==> trial 36: inputs <==
## scr_search
module scr_search(clk,rst,start,R_fixed,angle1,adder,error,X,Y,done
    );
wire [13:0] R_LUT[255:0];
wire [13:0] tan_LUT[255:0];
wire [3:0] adder_LUT[255:0];
wire [13:0] sind_LUT[19:0];
assign sind_LUT[0]=14'b00000001001001;
assign sind_LUT[1]=14'b00000001010000;
assign sind_LUT[2]=14'b00000001011000;
assign sind_LUT[3]=14'b00000001011111;
assign sind_LUT[4]=14'b00000001100110;
assign sind_LUT[5]=14'b00000001101110;
assign sind_LUT[6]=14'b00000001110101;
assign sind_LUT[7]=14'b00000001111100;
assign sind_LUT[8]=14'b00000010000100;
assign sind_LUT[9]=14'b00000010001011;
assign sind_LUT[10]=14'b00000010010010;
assign sind_LUT[11]=14'b00000010011010;
assign sind_LUT[12]=14'b00000010100001;
assign sind_LUT[13]=14'b00000010101000;
assign sind_LUT[14]=14'b00000010110000;
assign sind_LUT[15]=14'b00000010110111;
assign sind_LUT[16]=14'b00000010111110;
assign sind_LUT[17]=14'b00000011000110;
assign sind_LUT[18]=14'b00000011001101;
assign sind_LUT[19]=14'b00000011010100;
assign R_LUT[0]=14'b000000000000000;
assign R_LUT[1]=14'b000000010000000;
assign R_LUT[2]=14'b000000100000000;
assign R_LUT[3]=14'b000000110000000;
assign R_LUT[4]=14'b000001000000000;
assign R_LUT[5]=14'b000001010000000;
assign R_LUT[6]=14'b000001100000000;
assign R_LUT[7]=14'b000001110000000;
  ...
clock: 12.0 ns
lec_check: 0
abc_area: 1
cap_margin: 20
cell_pad_in_sites_global_placement: 2
core_margin: 2
core_utilization: 16
cts_cluster_diameter: 282
cts_cluster_size: 98
place_density_lb_addon: 0.3
setup_slack_margin: 1.68
slew_margin: 20
tns_end_percent: 10
run.sh (not shown) runs the stock make flow with config.mk's settings and CLKGATE_MAP_FILE=.
==> trial 74 (differences from trial 36) <==
ABC_AREA = unset   (was 1)
CELL_PAD_IN_SITES_GLOBAL_PLACEMENT = unset   (was 2)
CORE_UTILIZATION = 57   (was 16)
CTS_CLUSTER_DIAMETER = unset   (was 282)
CTS_CLUSTER_SIZE = unset   (was 98)
PLACE_DENSITY_LB_ADDON = unset   (was 0.3)
SETUP_SLACK_MARGIN = -0.58   (was 1.68)
TNS_END_PERCENT = unset   (was 10)
==> flow/constraint.sdc (replaced) <==
create_clock -name core_clock -period 9.21 [get_ports {clk}]
set_input_delay 1.8420 -clock core_clock [delete_from_list [all_inputs] [get_ports {clk}]]
set_output_delay 1.8420 -clock core_clock [all_outputs]
set_load 0.01 [all_outputs]
==> comparison <==
Trial 74 died in global routing. Trial 36 completed without violations.
In die area, trial 36 is at 3.3 times the value of trial 74.
Against trial 36, the synthesized cell count of trial 74 is lower by about 17%.
In trial 74 the synthesized area is larger than in trial 36, by 4.0%.

---

==> run Y: inputs <==
scr_search again, from the RTL that the note above started with.
==> flow/design.v (excerpt) <==
module scr_search(clk,rst,start,R_fixed,angle1,adder,error,X,Y,done
    );
wire [13:0] R_LUT[255:0];
wire [13:0] tan_LUT[255:0];
wire [3:0] adder_LUT[255:0];
wire [13:0] sind_LUT[19:0];
assign sind_LUT[0]=14'b00000001001001;
assign sind_LUT[1]=14'b00000001010000;
assign sind_LUT[2]=14'b00000001011000;
assign sind_LUT[3]=14'b00000001011111;
assign sind_LUT[4]=14'b00000001100110;
assign sind_LUT[5]=14'b00000001101110;
assign sind_LUT[6]=14'b00000001110101;
assign sind_LUT[7]=14'b00000001111100;
assign sind_LUT[8]=14'b00000010000100;
assign sind_LUT[9]=14'b00000010001011;
assign sind_LUT[10]=14'b00000010010010;
assign sind_LUT[11]=14'b00000010011010;
assign sind_LUT[12]=14'b00000010100001;
assign sind_LUT[13]=14'b00000010101000;
assign sind_LUT[14]=14'b00000010110000;
assign sind_LUT[15]=14'b00000010110111;
assign sind_LUT[16]=14'b00000010111110;
assign sind_LUT[17]=14'b00000011000110;
  ...
Settings: LEC_CHECK=0, CAP_MARGIN=35, CORE_ASPECT_RATIO=0.62, CORE_MARGIN=2, CORE_UTILIZATION=25, CTS_CLUSTER_DIAMETER=113, GPL_TIMING_DRIVEN=0, MIN_ROUTING_LAYER=met2, PLACE_DENSITY=0.45, SLEW_MARGIN=5, TNS_END_PERCENT=15; clock period 11.1 ns.
==> run M: changes against run Y <==
==> flow/config.mk (replaced) <==
export PLATFORM = sky130hd
export DESIGN_NAME = scr_search
export DESIGN_NICKNAME = scr_search
export VERILOG_FILES = /design/flow/design.v
export SDC_FILE = /design/flow/constraint.sdc
export NUM_CORES = 4
export LEC_CHECK = 0
export CAP_MARGIN = 20
export CORE_MARGIN = 2
export CORE_UTILIZATION = 59
export SETUP_SLACK_MARGIN = 3.27
export SLEW_MARGIN = 20
export TNS_END_PERCENT = 5
==> flow/constraint.sdc (replaced) <==
create_clock -name core_clock -period 13.7 [get_ports {clk}]
set_input_delay 2.7400 -clock core_clock [delete_from_list [all_inputs] [get_ports {clk}]]
set_output_delay 2.7400 -clock core_clock [all_outputs]
set_load 0.01 [all_outputs]
==> run F: changes against run Y <==
==> flow/config.mk (replaced) <==
export PLATFORM = sky130hd
export DESIGN_NAME = scr_search
export DESIGN_NICKNAME = scr_search
export VERILOG_FILES = /design/flow/design.v
export SDC_FILE = /design/flow/constraint.sdc
export NUM_CORES = 4
export LEC_CHECK = 0
export CAP_MARGIN = 20
export CORE_MARGIN = 2
export CORE_UTILIZATION = 25
export PLACE_DENSITY = 0.45
export SLEW_MARGIN = 20
==> flow/constraint.sdc (replaced) <==
create_clock -name core_clock -period 11.3 [get_ports {clk}]
set_input_delay 2.2600 -clock core_clock [delete_from_list [all_inputs] [get_ports {clk}]]
set_output_delay 2.2600 -clock core_clock [all_outputs]
set_load 0.01 [all_outputs]
==> run D: changes against run Y <==
==> flow/config.mk (replaced) <==
export PLATFORM = sky130hd
export DESIGN_NAME = scr_search
export DESIGN_NICKNAME = scr_search
export VERILOG_FILES = /design/flow/design.v
export SDC_FILE = /design/flow/constraint.sdc
export NUM_CORES = 4
export LEC_CHECK = 0
export CAP_MARGIN = 20
export CORE_MARGIN = 2
export CORE_UTILIZATION = 25
export PLACE_DENSITY = 0.45
export SLEW_MARGIN = 20
==> flow/constraint.sdc (replaced) <==
create_clock -name core_clock -period 15.6 [get_ports {clk}]
set_input_delay 3.1200 -clock core_clock [delete_from_list [all_inputs] [get_ports {clk}]]
set_output_delay 3.1200 -clock core_clock [all_outputs]
set_load 0.01 [all_outputs]
==> qor summary <==
Final count of pins violating max slew: run F 0; run Y -; run D 0; run M -
Effective utilization at floorplan: run F 0.252; run Y 0.252; run D 0.252; run M 0.595
Run status: run F no timing/DRC/antenna violations; run Y did not finish; run D no timing/DRC/antenna violations; run M did not finish
Failing step: run F -; run Y global routing (5_1_grt); run D -; run M global routing (5_1_grt)
Power, Total: run F 2.00 mW; run Y -; run D 1.41 mW; run M -
Class of the tightest hold or removal check: run F reg -> reg; run Y -; run D reg -> reg; run M -
Crit Reg-Reg Endpoint: run F temp_tan[2]; run Y -; run D Y[0]; run M -
Clock group power: run F 0.145 mW; run Y -; run D 0.102 mW; run M -
Register Area: run F 1240 µm²; run Y -; run D 1240 µm²; run M -
Proportion of power drawn by flip-flops and latches: run F 0.108; run Y -; run D 0.114; run M -
Number of cells on the worst reg-to-reg path: run F 34; run Y -; run D 34; run M -
Insertion delay of the later-clocked pin in the worst-skew pair: run F 0.29 ns; run Y -; run D 0.29 ns; run M -
Hold EP: run F done; run Y -; run D done; run M -
Placeable core region: run F 47500 µm²; run Y 47500 µm²; run D 47500 µm²; run M 20100 µm²
Routed metal-1 wire length: run F 38200 µm; run Y -; run D 35500 µm; run M -
Antenna cell count: run F 3; run Y -; run D 1; run M -
Minimum setup slack among reg-to-reg paths: run F 0.82 ns; run Y -; run D 4.36 ns; run M -
Multi-input combinational cell area: run F 9900 µm²; run Y -; run D 9920 µm²; run M -
Sequential portion of the cell area: run F 0.0894; run Y -; run D 0.0923; run M -
Sequential cell count: run F 42; run Y -; run D 42; run M -
Crit path max-delay cell type: run F nand3_2; run Y -; run D a2111oi_1; run M -
Power per standard cell area: run F 144 nW/µm²; run Y -; run D 105 nW/µm²; run M -
Residual DRC: run F 0; run Y -; run D 0; run M -
Crit start category: run F flip-flop; run Y -; run D flip-flop; run M -

---

==> run a <==
scr_search again, from the RTL that the note above started with.
make LEC_CHECK=0 ABC_AREA=0 CAP_MARGIN=40 CORE_MARGIN=2 CORE_UTILIZATION=46 CTS_CLUSTER_SIZE=19 GPL_ROUTABILITY_DRIVEN=1 GPL_TIMING_DRIVEN=0 MIN_ROUTING_LAYER=met2 SLEW_MARGIN=20 TNS_END_PERCENT=60 finish   # period 13.0 ns
==> run b (differences from run a) <==
- ABC_AREA: 0 -> unset
- CAP_MARGIN: 40 -> 20
- CORE_UTILIZATION: 46 -> 40
- CTS_CLUSTER_SIZE: 19 -> unset
- GPL_ROUTABILITY_DRIVEN: 1 -> unset
- MAX_ROUTING_LAYER: unset -> met4
- MIN_ROUTING_LAYER: met2 -> unset
- PLACE_DENSITY: unset -> 0.75
- SETUP_SLACK_MARGIN: unset -> 1.13
- TNS_END_PERCENT: 60 -> 45
==> flow/constraint.sdc (replaced) <==
create_clock -name core_clock -period 12.0 [get_ports {clk}]
set_input_delay 2.4000 -clock core_clock [delete_from_list [all_inputs] [get_ports {clk}]]
set_output_delay 2.4000 -clock core_clock [all_outputs]
set_load 0.01 [all_outputs]
==> flow_summary_export.csv <==
group,metric,value,unit
grt,grt_remaining_overflow,0,
floorplan,dieArea,0.03133,mm2
grt,grt_util_met1,60.00,%
floorplan,die_w,177,um
outcome,outcome,"complete, but fails checks",
run,cap_violations,1,
final_timing,slew_viol_final,9,
outcome,so.violations,"max-capacitance violations, max-slew violations",
place,placed_cells,2229,
floorplan,core.rowCount,63,
-- figures above: run b

==> flow_summary_export.csv <==
group,metric,value,unit
grt,grt_util_met1,0,%
outcome,outcome,"stopped before the end",
outcome,stop_error,"[ERROR GRT-0116] Global routing finished with congestion. Check the congestion regions in the DRC Viewer.",
outcome,stop_stage,"global routing (5_1_grt)",
floorplan,die_w,165.3,um
yosys,synth_seq_share,10.37,%
place,placed_cells,2195,
floorplan,dieArea,0.02733,mm2
-- figures above: run a


---

==> trial 72: inputs <==
scr_search again, from the RTL that the note above started with.
export LEC_CHECK = 0
export CAP_MARGIN = 20
export CORE_MARGIN = 2
export CORE_UTILIZATION = 39
export PLACE_DENSITY = 0.45
export SLEW_MARGIN = 20
export TNS_END_PERCENT = 10
create_clock -name core_clock -period 7.49 [get_ports {clk}]
==> trial 88 (differences from trial 72) <==
Settings changed: CORE_UTILIZATION 39 to 57, CTS_CLUSTER_DIAMETER set to 310, SETUP_SLACK_MARGIN set to 1.82, TNS_END_PERCENT 10 to unset.
==> flow/constraint.sdc (replaced) <==
create_clock -name core_clock -period 6.35 [get_ports {clk}]
set_input_delay 1.2700 -clock core_clock [delete_from_list [all_inputs] [get_ports {clk}]]
set_output_delay 1.2700 -clock core_clock [all_outputs]
set_load 0.01 [all_outputs]
==> notes <==
In synthesized cell count, trial 88 and trial 72 do not differ.
Trial 72 reached the layout checks and failed them: negative setup slack. Trial 88 failed in 5_1_grt (GRT-0116).
Between trial 88 and trial 72, the lower die area is in trial 88 (gap 31%, measured against trial 72).
Synthesized area is the same in trial 88 and trial 72.

---

==> raven <==
scr_search again, from the RTL that the note above started with.
make LEC_CHECK=0 CAP_MARGIN=35 CORE_ASPECT_RATIO=0.62 CORE_MARGIN=2 CORE_UTILIZATION=25 CTS_CLUSTER_DIAMETER=113 GPL_ROUTABILITY_DRIVEN=0 GPL_TIMING_DRIVEN=0 MIN_ROUTING_LAYER=met2 PLACE_DENSITY=0.45 SLEW_MARGIN=25 TNS_END_PERCENT=15 finish   # period 11.1 ns
==> willow: changes against raven <==
==> flow/config.mk (replaced) <==
export PLATFORM = sky130hd
export DESIGN_NAME = scr_search
export DESIGN_NICKNAME = scr_search
export VERILOG_FILES = /design/flow/design.v
export SDC_FILE = /design/flow/constraint.sdc
export NUM_CORES = 4
export LEC_CHECK = 0
export CAP_MARGIN = 20
export CORE_MARGIN = 2
export CORE_UTILIZATION = 22
export PLACE_DENSITY = 0.45
export SLEW_MARGIN = 20
==> flow/constraint.sdc (replaced) <==
create_clock -name core_clock -period 12.1 [get_ports {clk}]
set_input_delay 2.4200 -clock core_clock [delete_from_list [all_inputs] [get_ports {clk}]]
set_output_delay 2.4200 -clock core_clock [all_outputs]
set_load 0.01 [all_outputs]
==> comparison <==
- raven ended with an error in 5_1_grt. willow finished with timing, DRC and antenna clean.
- Synthesized cell count is the same in raven and willow.
- Of raven and willow, willow has the higher die area (gap 12%, measured against willow).
- Synthesized area is the same in raven and willow.
==> figures <==
Result of the run: willow no timing/DRC/antenna violations; raven did not finish
Stage where the flow stopped: willow -; raven 5_1_grt
Count of input and output buffers: willow 48; raven 45
Die Span Y: willow 237 µm; raven 176 µm
DP Worst Slack: willow 1250 ps; raven -178 ps
Resize count post-CTS: willow 0; raven 2
Number of buffers on the longest clock path: willow 2; raven 2
Dpl cells: willow 2,470; raven 2,495
Buffers inserted by post-CTS timing repair: willow 0; raven 1
Initial Util: willow 0.222; raven 0.252
Core Footprint: willow 53,800 µm²; raven 47,500 µm²
Total number of clock tree sinks: willow 42; raven 42
Post-Place Cell Area: willow 13,500 µm²; raven 13,300 µm²
Die boundary width: willow 237 µm; raven 282 µm
Chip Footprint: willow 56,300 µm²; raven 49,700 µm²
HPWL after DPL: willow 66,800 µm; raven 63,500 µm
Cell Rows: willow 85; raven 63
No activity file was given, so power comes from the tool's default toggle rates.
